## conv_mac_unit
module conv_mac_unit (
	input wire aclk,
	input wire aresetn,
	input wire aclken,
	input wire[1:0] calfmt,
	input wire[8*16-1:0] mac_in_ftm,
	input wire[8*16-1:0] mac_in_wgt,
	input wire mac_in_ftm_masked,
	input wire[1:0] mac_in_info_along,
	input wire mac_in_valid,
	output wire[7:0] mac_out_exp,
	output wire[39:0] mac_out_frac,
	output wire[1:0] mac_out_info_along,
	output wire mac_out_valid
);
Size: ~20000 cells after synthesis, about 320 I/O pins.
make LEC_CHECK=0 ABC_AREA=1 CAP_MARGIN=20 CELL_PAD_IN_SITES_DETAIL_PLACEMENT=0 CORE_ASPECT_RATIO=1.33 CORE_MARGIN=8 CORE_UTILIZATION=40 CTS_CLUSTER_DIAMETER=159 CTS_CLUSTER_SIZE=11 MAX_ROUTING_LAYER=met5 MIN_ROUTING_LAYER=met2 PLACE_DENSITY=0.95 SLEW_MARGIN=5 finish   # period 5.12 ns
run.sh (not shown) runs the stock make flow with config.mk's settings and CLKGATE_MAP_FILE=.
The starting point did not get past global routing.
==> next run, changes <==
- ABC_AREA: 1 -> default
- CELL_PAD_IN_SITES_DETAIL_PLACEMENT: 0 -> default
- CORE_ASPECT_RATIO: 1.33 -> default
- CORE_MARGIN: 8 -> 2
- CTS_CLUSTER_DIAMETER: 159 -> default
- CTS_CLUSTER_SIZE: 11 -> default
- MAX_ROUTING_LAYER: met5 -> default
- MIN_ROUTING_LAYER: met2 -> default
- PLACE_DENSITY: 0.95 -> default
- SLEW_MARGIN: 5 -> 20
- clock period: 5.12 -> 7.0 ns (I/O delays scaled with it)
The new run went through all stages and came out clean.
Synthesized cell count decreases by 18%.
Area after synthesis drops by 4.4%.
Die size went down by 7.9%.
==> next run, changes <==
- CORE_UTILIZATION: 40 -> 23
- clock period: 7.0 -> 10.7 ns (I/O delays scaled with it)
=> The new run ran to the end with no violations; sequential cell count stays the same; routed wire length increases by 6.4%; die size increases by 73%; worst setup slack is better by 3.0 ns; synthesized cell count is unchanged; first-iteration DRC count decreases by 5.1%; cell count increases by 16%; core utilization decreases by 19 points; non-clock buffer count decreases by 307.
==> next run, changes <==
- CORE_UTILIZATION: 23 -> 66
- SETUP_SLACK_MARGIN: default -> 1.09
- clock period: 10.7 -> 7.0 ns (I/O delays scaled with it)
What happened:
- register-to-register slack is worse by 3.1 ns
- worst hold slack is better by 0.0085 ns
- worst setup slack is worse by 2.7 ns
- core utilization grows by 51 points
- clock-buffer cell count shrinks by 2
- routed wire length grows by 3.3%
- global-route usage grows by 25 points

---

conv_mac_unit again, from the RTL that the note above started with.
clock: 5.54 ns
lec_check: 0
cap_margin: 30
core_margin: 2
core_utilization: 72
cts_cluster_size: 71
gpl_routability_driven: 1
place_density_lb_addon: 0.06
setup_slack_margin: 1.65
slew_margin: 10
The starting point completed, yet does not pass: setup timing.
==> next run, changes <==
CAP_MARGIN = 15   (was 30)
CTS_CLUSTER_SIZE = unset   (was 71)
PLACE_DENSITY = 0.71   (was unset)
PLACE_DENSITY_LB_ADDON = unset   (was 0.06)
SETUP_SLACK_MARGIN = 0.8   (was 1.65)
SLEW_MARGIN = 20   (was 10)
clock period = 6.95 ns   (was 5.54 ns; I/O delays follow)
=> Now the flow ran to the end with no violations; clock skew rises by 0.0068 ns; setup slack is better by 1.4 ns; global-route usage went up by 0.86 points; area after synthesis does not change; count of clock-buffer cells in the layout is lower by 8.
==> next run, changes <==
CTS_CLUSTER_SIZE = 47   (was unset)
PLACE_DENSITY = unset   (was 0.71)
PLACE_DENSITY_LB_ADDON = 0.06   (was unset)
SETUP_SLACK_MARGIN = 1.65   (was 0.8)
clock period = 5.54 ns   (was 6.95 ns; I/O delays follow)
This time the run finished but fails on setup timing. Sequential share of layout area decreases by 1.0 points. Die area is unchanged. Non-clock buffer count goes up by 859. Fmax grows by 1.6%. Area after synthesis is unchanged. Final cell count grows by 4.4%. Worst setup slack is worse by 1.3 ns.
==> next run, changes <==
CAP_MARGIN = 20   (was 15)
CORE_UTILIZATION = 40   (was 72)
CTS_CLUSTER_SIZE = unset   (was 47)
GPL_ROUTABILITY_DRIVEN = unset   (was 1)
PLACE_DENSITY_LB_ADDON = unset   (was 0.06)
SETUP_SLACK_MARGIN = unset   (was 1.65)
clock period = 6.84 ns   (was 5.54 ns; I/O delays follow)
Effect: With this change the flow finished with timing, DRC and antenna clean; global-route usage decreases by 19 points; synthesized cell count is unchanged; die size increases by 79%; worst setup slack improves by 1.2 ns; cell area decreases by 6.4%; final cell count increases by about 5%; wire length decreases by about 9%; non-clock buffer count decreases by 1369.

---

conv_mac_unit again, from the RTL that the note above started with.
export LEC_CHECK = 0
export ABC_AREA = 1
export CAP_MARGIN = 20
export CORE_ASPECT_RATIO = 0.72
export CORE_MARGIN = 2
export CORE_UTILIZATION = 40
export SLEW_MARGIN = 0
create_clock -name core_clock -period 7.0 [get_ports {aclk}]
Change:
--- a/flow/config.mk
+++ b/flow/config.mk
@@ -7,7 +7,6 @@
 export LEC_CHECK = 0
-export ABC_AREA = 1
 export CAP_MARGIN = 20
-export CORE_ASPECT_RATIO = 0.72
 export CORE_MARGIN = 2
 export CORE_UTILIZATION = 40
-export SLEW_MARGIN = 0
+export SETUP_SLACK_MARGIN = 0.93
+export SLEW_MARGIN = 20
==> flow/constraint.sdc (replaced) <==
create_clock -name core_clock -period 6.84 [get_ports {aclk}]
set_input_delay 1.3680 -clock core_clock [delete_from_list [all_inputs] [get_ports {aclk}]]
set_output_delay 1.3680 -clock core_clock [all_outputs]
set_load 0.01 [all_outputs]
The changed run finished clean.
First-iteration DRC count fell by a quarter to a third.
Cell count fell by roughly a tenth.
Change:
--- a/flow/config.mk
+++ b/flow/config.mk
@@ -9,4 +9,3 @@
 export CORE_MARGIN = 2
-export CORE_UTILIZATION = 40
-export SETUP_SLACK_MARGIN = 0.93
+export CORE_UTILIZATION = 10
 export SLEW_MARGIN = 20
==> flow/constraint.sdc (replaced) <==
create_clock -name core_clock -period 8.2 [get_ports {aclk}]
set_input_delay 1.6400 -clock core_clock [delete_from_list [all_inputs] [get_ports {aclk}]]
set_output_delay 1.6400 -clock core_clock [all_outputs]
set_load 0.01 [all_outputs]
Outcome: Wire length rises by 18%. Cell count is higher by 66%. Die size increases to 4.0 times its value. Via count decreases by 2.8%. Synthesized cell count does not change. Design area rose by 4.7%. Worst setup slack improved by 0.47 ns.
Change:
--- a/flow/config.mk
+++ b/flow/config.mk
@@ -9,3 +9,3 @@
 export CORE_MARGIN = 2
-export CORE_UTILIZATION = 10
+export CORE_UTILIZATION = 58
 export SLEW_MARGIN = 20
==> flow/constraint.sdc (replaced) <==
create_clock -name core_clock -period 7.55 [get_ports {aclk}]
set_input_delay 1.5100 -clock core_clock [delete_from_list [all_inputs] [get_ports {aclk}]]
set_output_delay 1.5100 -clock core_clock [all_outputs]
set_load 0.01 [all_outputs]
Outcome: The changed run finished clean; non-clock buffer count went down by 26; worst hold slack degrades by 0.0038 ns; wire length shrinks by 15%; design area went down by 11%; maximum frequency rose by about 1.3%; register-to-register slack gets worse by 0.56 ns; sequential share of layout area climbs by 2.7 points.

---

== build 20 ==
Starting RTL as in the previous note.
==> flow/design.v (excerpt) <==
module conv_mac_unit (
	input wire aclk,
	input wire aresetn,
	input wire aclken,
	input wire[1:0] calfmt,
	input wire[8*16-1:0] mac_in_ftm,
	input wire[8*16-1:0] mac_in_wgt,
	input wire mac_in_ftm_masked,
	input wire[1:0] mac_in_info_along,
	input wire mac_in_valid,
	output wire[7:0] mac_out_exp,
	output wire[39:0] mac_out_frac,
	output wire[1:0] mac_out_info_along,
	output wire mac_out_valid
);
clock: 7.0 ns
lec_check: 0
cap_margin: 5
cell_pad_in_sites_global_placement: 1
core_margin: 2
core_utilization: 40
cts_cluster_size: 33
gpl_routability_driven: 0
gpl_timing_driven: 0
hold_slack_margin: 0.01
setup_slack_margin: 0.05
slew_margin: 10
Changes in build 50 relative to build 20:
- HOLD_SLACK_MARGIN no longer set, was 0.01
- CTS_CLUSTER_SIZE no longer set, was 33
- SETUP_SLACK_MARGIN no longer set, was 0.05
- CAP_MARGIN now 20, was 5
- CORE_UTILIZATION now 53, was 40
- CELL_PAD_IN_SITES_GLOBAL_PLACEMENT no longer set, was 1
- SLEW_MARGIN now 20, was 10
- GPL_ROUTABILITY_DRIVEN no longer set, was 0
- GPL_TIMING_DRIVEN no longer set, was 0
- the clock period (ns, I/O delays scaled along) now 6.58, was 7.0
--- outcome ---
Build 50 | stages: all done | timing, DRC, antenna: all pass. Overall track demand over capacity in global routing: build 50 higher than build 20. Build 50: data required time at the worst endpoint lower than build 20.
What build 52 does differently from build 50 at the input level:
- a change of CORE_UTILIZATION from 53 to 66
- a change of the clock period (ns, I/O delays scaled along) from 6.58 to 5.88
Although it ran to completion, build 52 produced a layout that fails the final checks because of setup timing. The number of antenna diodes in build 52 was lower than what build 50 gave. Data arrival time at the worst-slack endpoint in build 52 vs build 50: down 0.07 ns. Minimum period implied by the final worst setup slack (build 52 over build 50): decrease, 0.0060 ns. Against build 50, non-clock buffer count in build 52 rose by more than half. Comparing build 50 and build 52, the higher global-route wire length before repair was measured on build 52. Summary of build 52 over build 50: total negative setup slack shrank by 14.71 ns, worst setup slack has decreased, setup slack of the worst register-to-register path went down, wire length shows an increase of 28,000 um. Compared with build 50, build 52 shows a filler-free cell count of the finished design that is about 0.6% higher. In build 52, met1 demand-to-capacity share in global routing is higher than in build 50.
Input-level comparison between build 75 and build 52:
- CORE_UTILIZATION: 66 -> 61
- ABC_AREA: unset -> 1
- the clock period (ns, I/O delays scaled along): 5.88 -> 5.98
Findings:
Build 75: PASS, flow complete, no timing, DRC or antenna violations
The layout-stage area growth over the synthesis result of build 75 is lower than that of build 52.
Compared to build 52, build 75 has post-layout worst setup margin 0.69 ns higher.
## Diff of input files: build 96 against build 75
- a change of CORE_UTILIZATION from 61 to 22
- a deleted ABC_AREA that had been 1
- a change of the clock period (ns, I/O delays scaled along) from 5.98 to 6.84
[summary]
Diff build 75 -> build 96: data required time at the worst endpoint now larger; length of routed wiring on met1 now smaller. Summary of build 96 over build 75: area after synthesis fell 4.4%; final cell count picked up an extra 2,170; area fraction in and, or, nand and nor cells has decreased. Delta(layout overhead on the synthesized area, build 96 - build 75) > 0. Summary of build 96 over build 75: worst-path maximum fanout higher, half-perimeter wire length of the detailed placement result lower, part of the Yosys area used for sequential elements higher.

---

Starting RTL as in the previous note.
export LEC_CHECK = 0
export CAP_MARGIN = 20
export CORE_MARGIN = 2
export CORE_UTILIZATION = 66
export CTS_CLUSTER_SIZE = 72
export SETUP_SLACK_MARGIN = 1.09
export SLEW_MARGIN = 5
create_clock -name core_clock -period 3.89 [get_ports {aclk}]
The baseline finished but fails on setup timing.
Then changed:
- CORE_UTILIZATION: 66 -> 57
- CTS_CLUSTER_SIZE: 72 -> default
- SETUP_SLACK_MARGIN: 1.09 -> default
- SLEW_MARGIN: 5 -> 20
- clock period: 3.89 -> 4.27 ns (I/O delays scaled with it)
Result: The new run produced a layout that fails on setup timing; clock-buffer cell count is higher by 15; worst setup slack is better by 0.58 ns; synthesized area stays the same; via count is lower by a few percent.
Then changed:
- ABC_AREA: default -> 1
- CORE_UTILIZATION: 57 -> 60
- CTS_CLUSTER_SIZE: default -> 99
After rerunning:
- The changed run ran to the end with violations: setup timing
- synthesized cell count increases by 22%
- register-to-register slack gets better by 0.55 ns
- critical path depth increases by 1
- core utilization increases by 5.6 points
- setup slack gets better by 0.55 ns
Then changed:
- ABC_AREA: 1 -> default
- CORE_UTILIZATION: 60 -> 65
- CTS_CLUSTER_SIZE: 99 -> default
- clock period: 4.27 -> 3.99 ns (I/O delays scaled with it)
- The new run reached the layout checks and failed them: setup timing
- worst hold slack improves by 0.33 ns
- synthesized cell count falls by 18%
- routed wire length drops by 3.4%
- utilization climbs by 3.8 points

---

Starting RTL as in the previous note.
## conv_mac_unit
module conv_mac_unit (
	input wire aclk,
	input wire aresetn,
	input wire aclken,
	input wire[1:0] calfmt,
	input wire[8*16-1:0] mac_in_ftm,
	input wire[8*16-1:0] mac_in_wgt,
	input wire mac_in_ftm_masked,
	input wire[1:0] mac_in_info_along,
	input wire mac_in_valid,
	output wire[7:0] mac_out_exp,
	output wire[39:0] mac_out_frac,
	output wire[1:0] mac_out_info_along,
	output wire mac_out_valid
);
==> flow/config.mk <==
export PLATFORM = sky130hd
export DESIGN_NAME = conv_mac_unit
export DESIGN_NICKNAME = conv_mac_unit
export VERILOG_FILES = /design/flow/design.v
export SDC_FILE = /design/flow/constraint.sdc
export NUM_CORES = 4
export LEC_CHECK = 0
export ABC_AREA = 1
export CAP_MARGIN = 15
export CELL_PAD_IN_SITES_DETAIL_PLACEMENT = 2
export CORE_MARGIN = 5
export CORE_UTILIZATION = 15
export GPL_ROUTABILITY_DRIVEN = 1
export HOLD_SLACK_MARGIN = 0.17
export MAX_ROUTING_LAYER = met4
export MIN_ROUTING_LAYER = met2
export PLACE_DENSITY_LB_ADDON = 0.2
export SLEW_MARGIN = 20
export TNS_END_PERCENT = 60
==> flow/constraint.sdc <==
create_clock -name core_clock -period 7.75 [get_ports {aclk}]
set_input_delay 1.5500 -clock core_clock [delete_from_list [all_inputs] [get_ports {aclk}]]
set_output_delay 1.5500 -clock core_clock [all_outputs]
set_load 0.01 [all_outputs]
The first run ran to the end with no violations.
Change:
ABC_AREA = unset   (was 1)
CELL_PAD_IN_SITES_DETAIL_PLACEMENT = unset   (was 2)
CORE_MARGIN = 2   (was 5)
CORE_UTILIZATION = 72   (was 15)
HOLD_SLACK_MARGIN = unset   (was 0.17)
MAX_ROUTING_LAYER = unset   (was met4)
MIN_ROUTING_LAYER = unset   (was met2)
PLACE_DENSITY = 0.65   (was unset)
PLACE_DENSITY_LB_ADDON = unset   (was 0.2)
SETUP_SLACK_MARGIN = -0.35   (was unset)
TNS_END_PERCENT = unset   (was 60)
clock period = 5.63 ns   (was 7.75 ns; I/O delays follow)
This time the run reached the layout checks and failed them: setup timing. Routed wire length came out lower by 28%. Setup slack loses 1.5 ns.
Change:
CAP_MARGIN = 20   (was 15)
GPL_ROUTABILITY_DRIVEN = unset   (was 1)
PLACE_DENSITY = 0.64   (was 0.65)
SETUP_SLACK_MARGIN = unset   (was -0.35)
clock period = 6.62 ns   (was 5.63 ns; I/O delays follow)
What happened: The new run finished with timing, DRC and antenna clean; design area falls by a few percent; via count falls by a little under a tenth; wire length falls by roughly a tenth; hold slack stays flat.
Change:
CTS_CLUSTER_DIAMETER = 382   (was unset)
PLACE_DENSITY = 0.42   (was 0.64)
clock period = 5.08 ns   (was 6.62 ns; I/O delays follow)
After rerunning: This time the run stopped in global routing. Die size is unchanged. Area after synthesis stays the same. Synthesized cell count does not change.

---

Setup of job 9632:
conv_mac_unit again, from the RTL that the note above started with.
Settings: LEC_CHECK=0, CAP_MARGIN=20, CELL_PAD_IN_SITES_DETAIL_PLACEMENT=2, CELL_PAD_IN_SITES_GLOBAL_PLACEMENT=3, CORE_MARGIN=2, CORE_UTILIZATION=19, CTS_CLUSTER_DIAMETER=322, MIN_ROUTING_LAYER=met2, PLACE_DENSITY_LB_ADDON=0.1, SLEW_MARGIN=20, TNS_END_PERCENT=20; clock period 10.3 ns.
Input changes introduced in job 6271 (baseline for comparison: job 9632):
Settings: CORE_UTILIZATION changed from 19 to 68; CTS_CLUSTER_DIAMETER removed (was 322); PLACE_DENSITY_LB_ADDON removed (was 0.1); CELL_PAD_IN_SITES_DETAIL_PLACEMENT removed (was 2); MIN_ROUTING_LAYER removed (was met2); TNS_END_PERCENT removed (was 20); PLACE_DENSITY newly set to 0.42; CELL_PAD_IN_SITES_GLOBAL_PLACEMENT removed (was 3); the clock period (ns, I/O delays scaled along) changed from 10.3 to 6.94.
Notes after the runs:
On area of the die, the higher figure sits with job 9632, not job 6271.
Compared to job 9632, job 6271 has worst slew margin relative to its limit 12 points lower.
Diff job 6271..job 9632 | total stage count of the critical path | unchanged
The via count of the routed design in job 9632 is 1.3 times that in job 6271.
The higher buffers inserted during post-CTS setup optimization of job 6271 and job 9632 is in job 6271.
Going from job 9632 to job 6271, the growth of design area from synthesis to finish was found to have gone down by 6.0 points.
